v3:
## PWU
module PWU 
( 
   va_rdy_o, pa_o, pa_vld_o, pa_fault_o, pw_c_va_o, pw_c_vld_o,
   l1_va_o, l1_cancel_o, l1_va_vld_o, ch_va_o, ch_va_vld_o,
   clk_i, resetn_i, va_i, va_vld_i, pa_rdy_i, pw_c_pa_i, l1_pa_i,
   l1_pa_vld_i, ch_fault_i
   );
   input logic clk_i;   
   input logic resetn_i;
   input logic [31:0] va_i;
   input logic        va_vld_i;
   output logic       va_rdy_o;
   output logic[27:0] pa_o;
   output logic       pa_vld_o;
   output logic       pa_fault_o;
   input logic        pa_rdy_i;
   output logic [31:0] pw_c_va_o;
   output logic        pw_c_vld_o;
   input logic [15:0]  pw_c_pa_i;
   output logic[27:0] l1_va_o;
   output logic       l1_cancel_o;
   output logic       l1_va_vld_o;
   input logic [31:0] l1_pa_i;
   input logic        l1_pa_vld_i;
   output logic[27:0] ch_va_o;
   output logic       ch_va_vld_o;
   input logic        ch_fault_i;
   logic [1:0]      walk_sel_reg;
   logic [3:0][1:0] walk_sel_pw00_03_reg;
   logic walkers_ready_s;
   logic walkers_stall_s;
   logic [3:0]       va_rdy_s;
   logic [3:0][27:0] pa_s;
   logic [3:0]       pa_vld_s;
   logic [3:0]       pa_fault_s;
   logic [3:0][31:0] pw_c_va_s;
   logic [3:0]       pw_c_vld_s;
   logic [3:0][27:0] l1_va_s;
   logic [3:0]       l1_cancel_s;
   logic [3:0]       l1_va_vld_s;
   logic [3:0][27:0] ch_va_s;
   logic [3:0]       ch_va_vld_s;
   logic [3:0]       stall_s;
   logic [3:0]       va_vld_s;
   always_ff@(posedge clk_i)
   begin
      if (!resetn_i)
      begin
	walk_sel_reg <= 2'h0;
	 for (int i=0; i<4;i++)
	   walk_sel_pw00_03_reg[i] <= 2'h0;
      end
      else
      begin
	 if (walkers_ready_s && va_vld_i && !walkers_stall_s)
	 begin
	    walk_sel_reg <= walk_sel_reg + 1; 
	 end
	 if (!walkers_stall_s)
	 begin
  ...
==> flow/config.mk <==
export PLATFORM = sky130hd
export DESIGN_NAME = PWU
export DESIGN_NICKNAME = PWU
export VERILOG_FILES = /design/flow/design.v
export SDC_FILE = /design/flow/constraint.sdc
export NUM_CORES = 4
export LEC_CHECK = 0
export CAP_MARGIN = 20
export CORE_MARGIN = 2
export CORE_UTILIZATION = 40
export SLEW_MARGIN = 20
==> flow/constraint.sdc <==
create_clock -name core_clock -period 4.0 [get_ports {clk_i}]
set_input_delay 0.8000 -clock core_clock [delete_from_list [all_inputs] [get_ports {clk_i}]]
set_output_delay 0.8000 -clock core_clock [all_outputs]
set_load 0.01 [all_outputs]
run.sh (not shown) runs the stock make flow with config.mk's settings and CLKGATE_MAP_FILE=.
### v3 -> v15
diff --git a/flow/config.mk b/flow/config.mk
--- a/flow/config.mk
+++ b/flow/config.mk
@@ -8 +8,2 @@
-export CAP_MARGIN = 20
+export ABC_AREA = 1
+export CAP_MARGIN = 15
@@ -10 +11,3 @@
-export CORE_UTILIZATION = 40
+export CORE_UTILIZATION = 69
+export CTS_CLUSTER_SIZE = 20
+export HOLD_SLACK_MARGIN = -0.1
==> flow/constraint.sdc <==
create_clock -name core_clock -period 1.92 [get_ports {clk_i}]
set_input_delay 0.3840 -clock core_clock [delete_from_list [all_inputs] [get_ports {clk_i}]]
set_output_delay 0.3840 -clock core_clock [all_outputs]
set_load 0.01 [all_outputs]
### Flow results
- Average cell area after synthesis, v15 and v3, higher one = v3.
- Going from v3 to v15, the die area was shrunk.
- Comparing v15 and v3, the lower post-synthesis chip area from yosys is on v3.
- v15: ODB-0269 in global routing (5_1_grt) -> run aborted
- Compared to v3, v15 has placeable core region about 40% lower.
- Instance count after placement with tap cells included (v15 over v3): increase, 19%
- v15 vs. v3: share of synthesized cell area in full adder, half adder and majority cells held steady; number of standard-cell rows in the floorplan shrank by about 23%; total cell area at the placement stage grew by 4.0%; number of instances in the synthesized netlist grew by 481.
- Diff v3 -> v15: number of nets at floorplan moved up, share of synthesized registers carrying an async set or reset level.
Input changes introduced in v8 (baseline for comparison: v15):
diff --git a/flow/config.mk b/flow/config.mk
--- a/flow/config.mk
+++ b/flow/config.mk
@@ -8 +7,0 @@
-export ABC_AREA = 1
@@ -9,0 +9 @@
+export CELL_PAD_IN_SITES_GLOBAL_PLACEMENT = 0
@@ -11,4 +11,7 @@
-export CORE_UTILIZATION = 69
-export CTS_CLUSTER_SIZE = 20
-export HOLD_SLACK_MARGIN = -0.1
-export SLEW_MARGIN = 20
+export CORE_UTILIZATION = 72
+export CTS_CLUSTER_SIZE = 42
+export GPL_ROUTABILITY_DRIVEN = 1
+export MIN_ROUTING_LAYER = met1
+export PLACE_DENSITY = 0.78
+export SLEW_MARGIN = 40
+export TNS_END_PERCENT = 60
==> flow/constraint.sdc <==
create_clock -name core_clock -period 2.12 [get_ports {clk_i}]
set_input_delay 0.4240 -clock core_clock [delete_from_list [all_inputs] [get_ports {clk_i}]]
set_output_delay 0.4240 -clock core_clock [all_outputs]
set_load 0.01 [all_outputs]
==> comparison <==
- Each of v8 and v15 falls short of a clean finish.
- v15 did not finish; the tool stopped in global routing (5_1_grt) with error ODB-0269.
- v8 ran in full, but the layout does not pass; the checks complain about setup timing.
- Delta(yosys-reported design area after synthesis, v8 - v15) < 0
- The higher number of cells in Yosys stat of v8 and v15 is in v15.
- Synthesized cell count delta for v8 relative to v15: 481 lower
- When v8 is set beside v15, its final weighted congestion in routability-driven placement turns out to be 8.9% smaller.
- Delta (v8 minus v15): number of sinks driven by the clock tree now sits at about the same level; synthesized-area fraction occupied by and/or/nand/nor cells now sits lower; area enclosed by the die boundary now sits lower; number of distinct library cells after synthesis now sits higher.
- Synthesized area: v8 vs v15 down about 0.9%
For v35, these inputs were changed with respect to v8:
==> flow/config.mk <==
export PLATFORM = sky130hd
export DESIGN_NAME = PWU
export DESIGN_NICKNAME = PWU
export VERILOG_FILES = /design/flow/design.v
export SDC_FILE = /design/flow/constraint.sdc
export NUM_CORES = 4
export LEC_CHECK = 0
export ABC_AREA = 1
export CAP_MARGIN = 20
export CORE_MARGIN = 2
export CORE_UTILIZATION = 40
export GPL_TIMING_DRIVEN = 0
export HOLD_SLACK_MARGIN = 0.24
export SLEW_MARGIN = 20
==> flow/constraint.sdc <==
create_clock -name core_clock -period 4.0 [get_ports {clk_i}]
set_input_delay 0.8000 -clock core_clock [delete_from_list [all_inputs] [get_ports {clk_i}]]
set_output_delay 0.8000 -clock core_clock [all_outputs]
set_load 0.01 [all_outputs]
Results
- Layout checks on v35: not met. Flow itself completed; violations: setup timing.
- [compare] base=v8 new=v35: detailed-route via count shows an increase of about 4%; number of nets in the finished design shows an increase of 528; total length of routed wires shows a reduction of about 8%; slack of the worst reg-to-reg path shows an increase of 2.11 ns; fraction of the cycle the final worst path needs shows a reduction of 15 points.
- Relative to v8, area growth from synthesis to layout has gone down in v35.


PWU again, from the RTL that the note above started with.
make LEC_CHECK=0 ABC_AREA=1 CAP_MARGIN=20 CELL_PAD_IN_SITES_DETAIL_PLACEMENT=2 CELL_PAD_IN_SITES_GLOBAL_PLACEMENT=3 CORE_MARGIN=10 CORE_UTILIZATION=71 CTS_CLUSTER_DIAMETER=274 GPL_ROUTABILITY_DRIVEN=0 GPL_TIMING_DRIVEN=0 HOLD_SLACK_MARGIN=0.24 PLACE_DENSITY_LB_ADDON=0.22 SLEW_MARGIN=20 TNS_END_PERCENT=80 finish   # period 4.61 ns
The baseline stopped in global placement without I/O (3_1_place_gp_skip_io) on FLW-0024.
Then changed:
==> flow/config.mk (replaced) <==
export PLATFORM = sky130hd
export DESIGN_NAME = PWU
export DESIGN_NICKNAME = PWU
export VERILOG_FILES = /design/flow/design.v
export SDC_FILE = /design/flow/constraint.sdc
export NUM_CORES = 4
export LEC_CHECK = 0
export CAP_MARGIN = 20
export CORE_ASPECT_RATIO = 0.99
export CORE_MARGIN = 6
export CORE_UTILIZATION = 40
export CTS_CLUSTER_SIZE = 43
export GPL_ROUTABILITY_DRIVEN = 0
export HOLD_SLACK_MARGIN = 0.23
export SETUP_SLACK_MARGIN = 1.2
export SLEW_MARGIN = 40
==> flow/constraint.sdc (replaced) <==
create_clock -name core_clock -period 4.0 [get_ports {clk_i}]
set_input_delay 0.8000 -clock core_clock [delete_from_list [all_inputs] [get_ports {clk_i}]]
set_output_delay 0.8000 -clock core_clock [all_outputs]
set_load 0.01 [all_outputs]
After rerunning: The new run went through all stages and came out clean. Synthesized area went down by about 0.9%. Synthesized cell count went down by 27%. Die area went up by 52%.
Then changed:
==> flow/config.mk (replaced) <==
export PLATFORM = sky130hd
export DESIGN_NAME = PWU
export DESIGN_NICKNAME = PWU
export VERILOG_FILES = /design/flow/design.v
export SDC_FILE = /design/flow/constraint.sdc
export NUM_CORES = 4
export LEC_CHECK = 0
export CAP_MARGIN = 20
export CORE_MARGIN = 2
export CORE_UTILIZATION = 66
export SLEW_MARGIN = 20
==> flow/constraint.sdc (replaced) <==
create_clock -name core_clock -period 2.88 [get_ports {clk_i}]
set_input_delay 0.5760 -clock core_clock [delete_from_list [all_inputs] [get_ports {clk_i}]]
set_output_delay 0.5760 -clock core_clock [all_outputs]
set_load 0.01 [all_outputs]
Global-route usage came out higher by 12 points.
Worst setup slack is worse by 1100 ps.
Clock power came out higher by a quarter to a third.
Count of clock-buffer cells in the layout came out lower by 8.
Area after synthesis is unchanged.


Setup of v57:
PWU again, from the RTL that the note above started with.
Settings: LEC_CHECK=0, CAP_MARGIN=20, CORE_MARGIN=2, CORE_UTILIZATION=40, SLEW_MARGIN=20; clock period 3.45 ns.
v57 | stages: all done | timing, DRC, antenna: all pass
Here is what was changed in the inputs of v12 compared with v57.
--- a/flow/config.mk
+++ b/flow/config.mk
@@ -8,4 +8,10 @@
 export CAP_MARGIN = 20
 export CORE_MARGIN = 2
-export CORE_UTILIZATION = 40
-export SLEW_MARGIN = 20
+export CORE_UTILIZATION = 72
+export CTS_CLUSTER_DIAMETER = 188
+export CTS_CLUSTER_SIZE = 26
+export HOLD_SLACK_MARGIN = -0.09
+export MAX_ROUTING_LAYER = met4
+export PLACE_DENSITY_LB_ADDON = 0.2
+export SETUP_SLACK_MARGIN = 1.04
+export SLEW_MARGIN = 35
==> flow/constraint.sdc <==
create_clock -name core_clock -period 3.49 [get_ports {clk_i}]
set_input_delay 0.6980 -clock core_clock [delete_from_list [all_inputs] [get_ports {clk_i}]]
set_output_delay 0.6980 -clock core_clock [all_outputs]
set_load 0.01 [all_outputs]
==> results <==
Area of the core region improves in v12 relative to v57.
v12 ended with less die outline height than v57.
Taking v12 over v57, the wire length of the first global-routing pass ratio works out to 1.11.
[v12] layout overhead on the synthesized area fell 3.3 points relative to v57
Compared with v57, v12 shows power that has gone down by more than 10%.
Relative to v57, wire length increased by about 38% in v12.
Initial antenna violation count was higher in v12 than in v57.
Compared with v57, in v12 utilization after layout saw an increase; count of clock-buffer cells in the layout has decreased.
[inputs] v49 vs v12
==> flow/config.mk <==
export PLATFORM = sky130hd
export DESIGN_NAME = PWU
export DESIGN_NICKNAME = PWU
export VERILOG_FILES = /design/flow/design.v
export SDC_FILE = /design/flow/constraint.sdc
export NUM_CORES = 4
export LEC_CHECK = 0
export ABC_AREA = 0
export CAP_MARGIN = 5
export CORE_MARGIN = 2
export CORE_UTILIZATION = 72
export CTS_CLUSTER_DIAMETER = 317
export CTS_CLUSTER_SIZE = 34
export GPL_ROUTABILITY_DRIVEN = 0
export HOLD_SLACK_MARGIN = -0.09
export MAX_ROUTING_LAYER = met4
export SETUP_SLACK_MARGIN = 0.47
export SLEW_MARGIN = 20
==> flow/constraint.sdc <==
create_clock -name core_clock -period 2.08 [get_ports {clk_i}]
set_input_delay 0.4160 -clock core_clock [delete_from_list [all_inputs] [get_ports {clk_i}]]
set_output_delay 0.4160 -clock core_clock [all_outputs]
set_load 0.01 [all_outputs]
--- outcome ---
Reported for v49 and v12, count of library flops with an enable pin turned out identical to the last digit.
Compared with v12, in v49 synthesized netlist cell count flat; async set-or-reset flop fraction in the synthesized netlist flat.
v12 -> v49: number of distinct library cell variants in the gate-level netlist after synthesis delta 0, exact match
Relative to v12, instance count after placement with tap cells included increased by 31 in v49.
Comparing v49 against v12, there is no change at all in die size.
Cmp v49 and v12 / HPWL after detailed placement / lower: v12
The higher pre-CTS worst setup slack came out of v12.
Reported for v49 and v12, aoi/oai-family share of the synthesized area turned out identical to the last digit.
v49: aborted in clock tree synthesis (tool error)
Total placed instance area, v49 vs v12: up by a few percent
No activity file was given, so power comes from the tool's default toggle rates.
